==> wip/delta <==
Design ml_demodulator, start of the top module:
module ml_demodulator(
    i_clk,
    i_reset,
    i_trig,
    i_y_hat,
    i_r,
    i_rd_rdy,
    o_rd_vld,
    o_llr,
    o_hard_bit
);
Settings: LEC_CHECK=0, CAP_MARGIN=15, CORE_MARGIN=2, CORE_UTILIZATION=72, CTS_CLUSTER_DIAMETER=334, CTS_CLUSTER_SIZE=99, PLACE_DENSITY=0.4, SLEW_MARGIN=20; clock period 5.65 ns.
run.sh (not shown) runs the stock make flow with config.mk's settings and CLKGATE_MAP_FILE=.
==> wip/cedar: changes against wip/delta <==
CAP_MARGIN = 20   (was 15)
CTS_CLUSTER_DIAMETER = default   (was 334)
CTS_CLUSTER_SIZE = 41   (was 99)
HOLD_SLACK_MARGIN = -0.08   (was default)
PLACE_DENSITY = default   (was 0.4)
SETUP_SLACK_MARGIN = 2.77   (was default)
==> flow/constraint.sdc (replaced) <==
create_clock -name core_clock -period 9.44 [get_ports {i_clk}]
set_input_delay 1.8880 -clock core_clock [delete_from_list [all_inputs] [get_ports {i_clk}]]
set_output_delay 1.8880 -clock core_clock [all_outputs]
set_load 0.01 [all_outputs]
==> summary.txt <==
Implementation status.

- The run finished, with violations left.
- Setup slack on the critical path of the routed design comes to -0.589 ns.
- A clean result was blocked by negative setup slack.
- The number of placed instances with taps included is 8436.
- For this run, the final setup violation count is recorded as 63.
the above is filed under wip/cedar

==> summary.txt <==
Implementation numbers.

- The detailed placer reported the number of placed instances as 10000.
- The failing step is global routing (5_1_grt).
- The run stopped with a tool error.
- The final weighted congestion recorded by global placement is 1.07.
- The first error in the log reads "[ERROR GRT-0116] Global routing finished with congestion. Check the congestion regions in the DRC Viewer".
the above is filed under wip/delta


* * *

==> maple: inputs <==
Starting RTL as in the previous note.
clock: 8.85 ns
lec_check: 0
cap_margin: 20
cell_pad_in_sites_global_placement: 0
core_margin: 3
core_utilization: 70
cts_cluster_size: 41
gpl_routability_driven: 0
max_routing_layer: met4
place_density: 0.58
slew_margin: 20
tns_end_percent: 20
==> garnet: changes against maple <==
Settings changed: CAP_MARGIN 20 to 15, CELL_PAD_IN_SITES_GLOBAL_PLACEMENT 0 to unset, CORE_MARGIN 3 to 2, CORE_UTILIZATION 70 to 72, CTS_CLUSTER_DIAMETER set to 192, CTS_CLUSTER_SIZE 41 to 96, GPL_ROUTABILITY_DRIVEN 0 to unset, MAX_ROUTING_LAYER met4 to unset, PLACE_DENSITY 0.58 to 0.6, TNS_END_PERCENT 20 to 5.
==> flow/constraint.sdc (replaced) <==
create_clock -name core_clock -period 7.51 [get_ports {i_clk}]
set_input_delay 1.5020 -clock core_clock [delete_from_list [all_inputs] [get_ports {i_clk}]]
set_output_delay 1.5020 -clock core_clock [all_outputs]
set_load 0.01 [all_outputs]
==> onyx: changes against maple <==
Settings changed: CELL_PAD_IN_SITES_GLOBAL_PLACEMENT 0 to 2, CORE_MARGIN 3 to 2, CORE_UTILIZATION 70 to 58, CTS_CLUSTER_SIZE 41 to unset, GPL_ROUTABILITY_DRIVEN 0 to unset, GPL_TIMING_DRIVEN set to 1, MAX_ROUTING_LAYER met4 to unset, PLACE_DENSITY 0.58 to 0.85, SETUP_SLACK_MARGIN set to 2.04, TNS_END_PERCENT 20 to 35.
==> flow/constraint.sdc (replaced) <==
create_clock -name core_clock -period 16.3 [get_ports {i_clk}]
set_input_delay 3.2600 -clock core_clock [delete_from_list [all_inputs] [get_ports {i_clk}]]
set_output_delay 3.2600 -clock core_clock [all_outputs]
set_load 0.01 [all_outputs]
==> sierra: changes against maple <==
Settings changed: CAP_MARGIN 20 to 0, CELL_PAD_IN_SITES_GLOBAL_PLACEMENT 0 to unset, CORE_MARGIN 3 to 2, CORE_UTILIZATION 70 to 71, CTS_CLUSTER_SIZE 41 to 34, GPL_ROUTABILITY_DRIVEN 0 to unset, MAX_ROUTING_LAYER met4 to unset, PLACE_DENSITY 0.58 to 0.6, TNS_END_PERCENT 20 to unset.
==> flow/constraint.sdc (replaced) <==
create_clock -name core_clock -period 5.7 [get_ports {i_clk}]
set_input_delay 1.1400 -clock core_clock [delete_from_list [all_inputs] [get_ports {i_clk}]]
set_output_delay 1.1400 -clock core_clock [all_outputs]
set_load 0.01 [all_outputs]
==> comparison <==
In clock skew, maple and onyx hardly differ.
Of maple and onyx, maple has the higher non-clock buffer count (gap 773).
In onyx the critical path depth is lower than in maple, by 5.
In sequential cell count, maple and onyx do not differ.
Of maple and onyx, maple has the higher fmax (gap about 20%, measured against onyx).
In synthesized area, maple and sierra do not differ.
onyx produced a clean layout. maple completed, yet does not pass: setup timing. sierra stopped in clock tree synthesis (4_1_cts) with DPL-0033. garnet ended with an error in global routing (5_1_grt).

* * *

==> inputs of try-lagoon <==
ml_demodulator again, from the RTL that the note above started with.
clock: 12.2 ns
lec_check: 0
cap_margin: 5
cell_pad_in_sites_global_placement: 1
core_margin: 7
core_utilization: 23
gpl_routability_driven: 0
hold_slack_margin: 0.11
max_routing_layer: met4
place_density: 0.68
setup_slack_margin: -0.57
slew_margin: 30
tns_end_percent: 40
==> try-umber (differences from try-lagoon) <==
CAP_MARGIN = 20   (was 5)
CELL_PAD_IN_SITES_GLOBAL_PLACEMENT = unset   (was 1)
CORE_MARGIN = 2   (was 7)
CORE_UTILIZATION = 70   (was 23)
CTS_CLUSTER_DIAMETER = 318   (was unset)
CTS_CLUSTER_SIZE = 37   (was unset)
GPL_ROUTABILITY_DRIVEN = unset   (was 0)
HOLD_SLACK_MARGIN = unset   (was 0.11)
MAX_ROUTING_LAYER = unset   (was met4)
PLACE_DENSITY = unset   (was 0.68)
SETUP_SLACK_MARGIN = 1.3   (was -0.57)
SLEW_MARGIN = 20   (was 30)
TNS_END_PERCENT = unset   (was 40)
==> flow/constraint.sdc (replaced) <==
create_clock -name core_clock -period 4.47 [get_ports {i_clk}]
set_input_delay 0.8940 -clock core_clock [delete_from_list [all_inputs] [get_ports {i_clk}]]
set_output_delay 0.8940 -clock core_clock [all_outputs]
set_load 0.01 [all_outputs]
==> results <==
Status: try-lagoon complete, no violations; try-umber stopped before the end
Last stage reached: try-lagoon -; try-umber global routing
Library cell with the largest summed area after synthesis: try-lagoon sky130_fd_sc_hd__dfrtp_1; try-umber sky130_fd_sc_hd__dfrtp_1
Core outline area: try-lagoon 0.2743 sq mm; try-umber 0.09001 sq mm
Post-synth seq share: try-lagoon 21.39%; try-umber 21.39%
Main flop type after synthesis: try-lagoon sky130_fd_sc_hd__dfrtp_1; try-umber sky130_fd_sc_hd__dfrtp_1
DP Cell Count: try-lagoon 10810; try-umber 10100
CTS Sinks: try-lagoon 541; try-umber 541
Yosys Chip Area: try-lagoon 0.06360 sq mm; try-umber 0.06360 sq mm
Row count: try-lagoon 192; try-umber 110
Area of the die: try-lagoon 0.2914 sq mm; try-umber 0.09328 sq mm
CTS buffer count: try-lagoon 72; try-umber 18
Cells resized by post-CTS repair: try-lagoon 0; try-umber 317
XOR Share, Synth: try-lagoon 16.74%; try-umber 16.74%
Ys flops: try-lagoon 541; try-umber 541
Placed cell areas: try-lagoon 0.07010 sq mm; try-umber 0.08102 sq mm
Setup repair bufs after CTS: try-lagoon 0; try-umber 61
Worst slack at placement: try-lagoon 0.9071 ns; try-umber -5.441 ns
Die x size: try-lagoon 539.9 microns; try-umber 305.4 microns
H-tree Lvls: try-lagoon 3; try-umber 1
Simple-gate share of the synthesized area: try-lagoon 8.984%; try-umber 8.984%
Effective utilization at floorplan: try-lagoon 23.18%; try-umber 70.66%
Aoi/oai-family share of the synthesized area: try-lagoon 15.75%; try-umber 15.75%
Vertical die size: try-lagoon 539.9 microns; try-umber 305.4 microns
Dominant cell area share: try-lagoon 19.16%; try-umber 19.16%
Half-perimeter wire length after placement: try-lagoon 171.4 mm; try-umber 197.8 mm
